== run A ==
## fairArb
module fairArb (
	input logic [15:0] bids,
	output logic [15:0] wins,
	input logic get_next_win,
	input logic clk,
	input logic rst
		);
	parameter SIZE = 3;
	parameter S0=3'b000, S1=3'b001, S2=3'b010, S3=3'b011, S4=3'b100, S5=3'b101, S6=3'b110;
	logic [SIZE-1:0] state;
	logic [SIZE-1:0] next_state;
	logic [3:0] dec1;
	logic [3:0] dec2;
	logic [15:0] bid1;
	logic [15:0] bid2;
	logic [15:0] b [15:0];
	logic [15:0] d [15:0];
	logic [15:0] out_check;
	logic [3:0] new_priority;
	logic [3:0] pr_in;
	logic [15:0] bids_cycle_f;
	logic [3:0] priority_f;
	logic [3:0] priority_d;
	logic [15:0] wins_d;
	logic sB, sD;
	logic [1:0] sC;
	always @ (*) begin
		case (sC)
			2'b00: priority_d = dec2;
			2'b01: priority_d = priority_f;
			2'b10: priority_d = pr_in;
			2'b11: priority_d = 0;
		endcase
	end
	always @ (*) begin
		case (sB)
			1'b0: wins_d = bid1;
			1'b1: wins_d = bid2;
		endcase
	end
	always @ (*) begin
		case (sD)
			1'b0: begin
				bid2 = out_check;
				pr_in = new_priority + 1;
			end
			1'b1: begin
				bid2 = d[priority_f];
				pr_in = priority_f + 1;
			end
		endcase
	end
	always @ (*) begin
		bids_cycle_f = bids;
		next_state = S0;
		new_priority = 4'd0;
		out_check = 16'd0;
		if ((bids_cycle_f & 16'd1) != 16'b0) begin
			bid1 = 16'd1;
		end
		else if ((bids_cycle_f & 16'd2) != 16'b0) begin
			bid1 = 16'd2;
		end
		else if ((bids_cycle_f & 16'd4) != 16'b0) begin
			bid1 = 16'd4;
		end
		else if ((bids_cycle_f & 16'd8) != 16'b0) begin
			bid1 = 16'd8;
		end
		else if ((bids_cycle_f & 16'd16) != 16'b0) begin
			bid1 = 16'd16;
		end
		else if ((bids_cycle_f & 16'd32) != 16'b0) begin
			bid1 = 16'd32;
		end
		else if ((bids_cycle_f & 16'd64) != 16'b0) begin
			bid1 = 16'd64;
		end
		else if ((bids_cycle_f & 16'd128) != 16'b0) begin
			bid1 = 16'd128;
		end
  ...
Settings: LEC_CHECK=0, ABC_AREA=1, CAP_MARGIN=20, CORE_MARGIN=2, CORE_UTILIZATION=68, CTS_CLUSTER_DIAMETER=372, PLACE_DENSITY=0.38, SETUP_SLACK_MARGIN=-0.2, SLEW_MARGIN=20; clock period 3.09 ns.
run.sh (not shown) runs the stock make flow with config.mk's settings and CLKGATE_MAP_FILE=.
Run A never completed, since it errored out during 5_1_grt.
Inputs modified between run A and run B:
# run A
export LEC_CHECK = 0
export ABC_AREA = 1
export CAP_MARGIN = 20
export CORE_MARGIN = 2
export CORE_UTILIZATION = 68
export CTS_CLUSTER_DIAMETER = 372
export PLACE_DENSITY = 0.38
export SETUP_SLACK_MARGIN = -0.2
export SLEW_MARGIN = 20
create_clock -name core_clock -period 3.09 [get_ports {clk}]
# run B
export LEC_CHECK = 0
export CAP_MARGIN = 20
export CORE_MARGIN = 2
export CORE_UTILIZATION = 58
export SETUP_SLACK_MARGIN = 0.71
export SLEW_MARGIN = 20
create_clock -name core_clock -period 2.65 [get_ports {clk}]
Notes after the runs:
Run B failed in 4_1_cts with DPL-0038. Die size was higher in the run labelled run B. Summary of run B over run A: synthesized cell count decreased 29%; share of synthesized cell area in and, or, nand and nor gates went down 20 points; fraction of the mapped netlist area in compound gates shows an increase of 24 points. Diff run A..run B | share of flip-flops with an asynchronous set or reset | negligible. Between run B and run A, the chip area line of the yosys report figures differ only marginally. In terms of total I/O pin count, run A and run B differ only marginally. On run B: floorplan die width is 5.2 um higher than what run A gave. Area fraction in mux cells, run A and run B: lower on run A.
Changes in run C relative to run B:
# run B
export LEC_CHECK = 0
export CAP_MARGIN = 20
export CORE_MARGIN = 2
export CORE_UTILIZATION = 58
export SETUP_SLACK_MARGIN = 0.71
export SLEW_MARGIN = 20
create_clock -name core_clock -period 2.65 [get_ports {clk}]
# run C
export LEC_CHECK = 0
export ABC_AREA = 1
export CAP_MARGIN = 20
export CORE_MARGIN = 2
export CORE_UTILIZATION = 64
export SETUP_SLACK_MARGIN = -0.2
export SLEW_MARGIN = 20
create_clock -name core_clock -period 3.09 [get_ports {clk}]
==> results <==
- Final checks on run C, whose flow otherwise completed, came back failing, citing negative setup slack.
- Run C: average instance area after synthesis 29% below run B
- Side by side, worst setup slack after placement turned out higher in run C than in run B.
- There was hardly any difference in chip area in the Yosys report between run C and run B.
- Total number of placement rows shrinks by a few percent when moving from run B to run C.
- Relative to run B, die area decreased by about 9% in run C.
- Post-synthesis instance area essentially unchanged between run C and run B.
- Measured against run B, the cell count after synthesis of run C comes out at 1.4 times the reference value.
Input changes introduced in run D (baseline for comparison: run C):
# run C
export LEC_CHECK = 0
export ABC_AREA = 1
export CAP_MARGIN = 20
export CORE_MARGIN = 2
export CORE_UTILIZATION = 64
export SETUP_SLACK_MARGIN = -0.2
export SLEW_MARGIN = 20
create_clock -name core_clock -period 3.09 [get_ports {clk}]
# run D
export LEC_CHECK = 0
export CAP_MARGIN = 20
export CORE_MARGIN = 2
export CORE_UTILIZATION = 70
export SLEW_MARGIN = 20
create_clock -name core_clock -period 3.75 [get_ports {clk}]
--- outcome ---
Between run D and run C, the post-synthesis share of cell area spent on full adders, half adders and majority gates does not differ in any meaningful way. Run D did not finish; a tool error ended it in 4_1_cts. Taking run C as the reference point, the complex-gate fraction of the synthesized area of run D rises by 24 points. Between run D and run C, the combined area of all synthesized cells does not differ in any meaningful way.

tundra:
Starting RTL as in the previous note.
clock: 2.39 ns
lec_check: 0
abc_area: 1
cap_margin: 10
core_margin: 2
core_utilization: 72
cts_cluster_diameter: 274
cts_cluster_size: 72
setup_slack_margin: 0.67
slew_margin: 20
Status(tundra) = ERROR, stage = global placement (3_3_place_gp)
For fjord, these inputs were changed with respect to tundra:
--- a/flow/config.mk
+++ b/flow/config.mk
@@ -8,2 +8 @@
-export ABC_AREA = 1
-export CAP_MARGIN = 10
+export CAP_MARGIN = 20
@@ -11,4 +10 @@
-export CORE_UTILIZATION = 72
-export CTS_CLUSTER_DIAMETER = 274
-export CTS_CLUSTER_SIZE = 72
-export SETUP_SLACK_MARGIN = 0.67
+export CORE_UTILIZATION = 65
==> flow/constraint.sdc <==
create_clock -name core_clock -period 3.26 [get_ports {clk}]
set_input_delay 0.6520 -clock core_clock [delete_from_list [all_inputs] [get_ports {clk}]]
set_output_delay 0.6520 -clock core_clock [all_outputs]
set_load 0.01 [all_outputs]
Notes after the runs:
- Status for fjord and tundra: no clean run
- tundra terminated abnormally: global placement (3_3_place_gp) reported GPL-0301.
- Any difference in synthesized area between tundra and fjord is small enough to ignore.
- Chip area on fjord is up relative to tundra.
- | cell count in the Yosys report | lower: fjord |
- fjord -> tundra: yosys synthesis chip area flat
- There was hardly any difference in adder and majority cell fraction of the synthesized area between tundra and fjord.
The following lists how willow was set up differently from fjord:
--- a/flow/config.mk
+++ b/flow/config.mk
@@ -10,0 +11,2 @@
+export CTS_CLUSTER_DIAMETER = 44
+export SETUP_SLACK_MARGIN = 0.34
@@ -11,0 +14 @@
+export TNS_END_PERCENT = 5
==> flow/constraint.sdc <==
create_clock -name core_clock -period 4.13 [get_ports {clk}]
set_input_delay 0.8260 -clock core_clock [delete_from_list [all_inputs] [get_ports {clk}]]
set_output_delay 0.8260 -clock core_clock [all_outputs]
set_load 0.01 [all_outputs]
==> results <==
Both conditions hold for willow: the flow ran to the end and the final layout passed the timing, design-rule and antenna checks. Final weighted congestion in routability-driven placement of willow exceeds that of fjord by more than 10%. Status: area after synthesis parity (fjord, willow). Relative to fjord, willow improves post-placement worst setup slack.
Input changes introduced in sierra (baseline for comparison: willow):
--- a/flow/config.mk
+++ b/flow/config.mk
@@ -8 +8 @@
-export CAP_MARGIN = 20
+export CAP_MARGIN = 40
@@ -12 +12 @@
-export SETUP_SLACK_MARGIN = 0.34
+export SETUP_SLACK_MARGIN = 0.08
==> flow/constraint.sdc <==
create_clock -name core_clock -period 3.58 [get_ports {clk}]
set_input_delay 0.7160 -clock core_clock [delete_from_list [all_inputs] [get_ports {clk}]]
set_output_delay 0.7160 -clock core_clock [all_outputs]
set_load 0.01 [all_outputs]
Notes after the runs:
sierra did not finish; the tool stopped in global routing (5_1_grt) with error DPL-0038. For cell area after synthesis, willow and sierra come out practically identical. Diff willow -> sierra: total number of H-tree levels comparable, multiplexer fraction of the synthesized cell area comparable, number of resized instances in the post-cts repair step now larger, die size comparable. CTS buffer count delta (sierra -> willow): insignificant.

Starting RTL as in the previous note.
clock: 4.0 ns
lec_check: 0
cap_margin: 10
core_aspect_ratio: 0.88
core_margin: 2
core_utilization: 40
gpl_timing_driven: 0
hold_slack_margin: 0.24
min_routing_layer: met1
place_density_lb_addon: 0.26
slew_margin: 20
tns_end_percent: 5
The first run went through all stages and came out clean.
Then changed:
Settings changed: CAP_MARGIN 10 to 20, CORE_ASPECT_RATIO 0.88 to unset, CORE_UTILIZATION 40 to 57, GPL_TIMING_DRIVEN 0 to unset, HOLD_SLACK_MARGIN 0.24 to unset, MIN_ROUTING_LAYER met1 to unset, PLACE_DENSITY_LB_ADDON 0.26 to unset, SETUP_SLACK_MARGIN set to 0.71.
After rerunning:
- die size fell by 29%
- combinational power climbs by 27%
- setup slack is better by 0.23 ns
- worst hold slack improves by 0.0059 ns
- cell area rises by 17%
- non-clock buffer count climbs by 56
- wire length rose by 16%

Starting RTL as in the previous note.
Design fairArb, start of the top module:
module fairArb (
	input logic [15:0] bids,
	output logic [15:0] wins,
	input logic get_next_win,
	input logic clk,
	input logic rst
		);
	parameter SIZE = 3;
	parameter S0=3'b000, S1=3'b001, S2=3'b010, S3=3'b011, S4=3'b100, S5=3'b101, S6=3'b110;
	logic [SIZE-1:0] state;
	logic [SIZE-1:0] next_state;
	logic [3:0] dec1;
	logic [3:0] dec2;
	logic [15:0] bid1;
	logic [15:0] bid2;
	logic [15:0] b [15:0];
	logic [15:0] d [15:0];
	logic [15:0] out_check;
	logic [3:0] new_priority;
	logic [3:0] pr_in;
	logic [15:0] bids_cycle_f;
	logic [3:0] priority_f;
	logic [3:0] priority_d;
	logic [15:0] wins_d;
	logic sB, sD;
	logic [1:0] sC;
	always @ (*) begin
		case (sC)
			2'b00: priority_d = dec2;
			2'b01: priority_d = priority_f;
			2'b10: priority_d = pr_in;
			2'b11: priority_d = 0;
		endcase
	end
	always @ (*) begin
		case (sB)
			1'b0: wins_d = bid1;
			1'b1: wins_d = bid2;
		endcase
	end
	always @ (*) begin
		case (sD)
			1'b0: begin
				bid2 = out_check;
				pr_in = new_priority + 1;
			end
			1'b1: begin
				bid2 = d[priority_f];
				pr_in = priority_f + 1;
			end
		endcase
	end
	always @ (*) begin
		bids_cycle_f = bids;
		next_state = S0;
		new_priority = 4'd0;
		out_check = 16'd0;
  ...
==> flow/config.mk <==
export PLATFORM = sky130hd
export DESIGN_NAME = fairArb
export DESIGN_NICKNAME = fairArb
export VERILOG_FILES = /design/flow/design.v
export SDC_FILE = /design/flow/constraint.sdc
export NUM_CORES = 4
export LEC_CHECK = 0
export CAP_MARGIN = 20
export CORE_MARGIN = 2
export CORE_UTILIZATION = 40
export SLEW_MARGIN = 20
==> flow/constraint.sdc <==
create_clock -name core_clock -period 3.75 [get_ports {clk}]
set_input_delay 0.7500 -clock core_clock [delete_from_list [all_inputs] [get_ports {clk}]]
set_output_delay 0.7500 -clock core_clock [all_outputs]
set_load 0.01 [all_outputs]
The baseline finished clean.
Next try:
Clock period 3.75 ns to 4.0 ns, I/O delays scaled along.
Sequential share of layout area is higher by 1.2 points; count of clock-buffer cells in the layout is unchanged; final cell count fell by 7.8%; power went down by 11%; wire length stays flat; worst hold slack loses 0.010 ns; cell area drops by 9.4%.
Next try:
Settings changed: ABC_AREA set to 1, CORE_ASPECT_RATIO set to 0.5, CORE_UTILIZATION 40 to 60, HOLD_SLACK_MARGIN set to -0.07, TNS_END_PERCENT set to 5.
The changed run passed the timing, design-rule and antenna checks.
Cell area came out lower by 12%.
Routed wire length came out lower by 11%.
Sequential share of layout area came out higher by 1.8 points.
Next try:
Settings changed: CORE_MARGIN 2 to 9, CORE_UTILIZATION 60 to 40, CTS_CLUSTER_DIAMETER set to 344, CTS_CLUSTER_SIZE set to 99, HOLD_SLACK_MARGIN -0.07 to not set, PLACE_DENSITY set to 0.35.
Result: The new run ran to the end with no violations. Maximum frequency is lower by 1.9%. Synthesized area is unchanged. Die size goes up by 100%. Global-route usage came out lower by 21 points.
Power figures rest on the tool's default switching activity, not on a simulated workload.
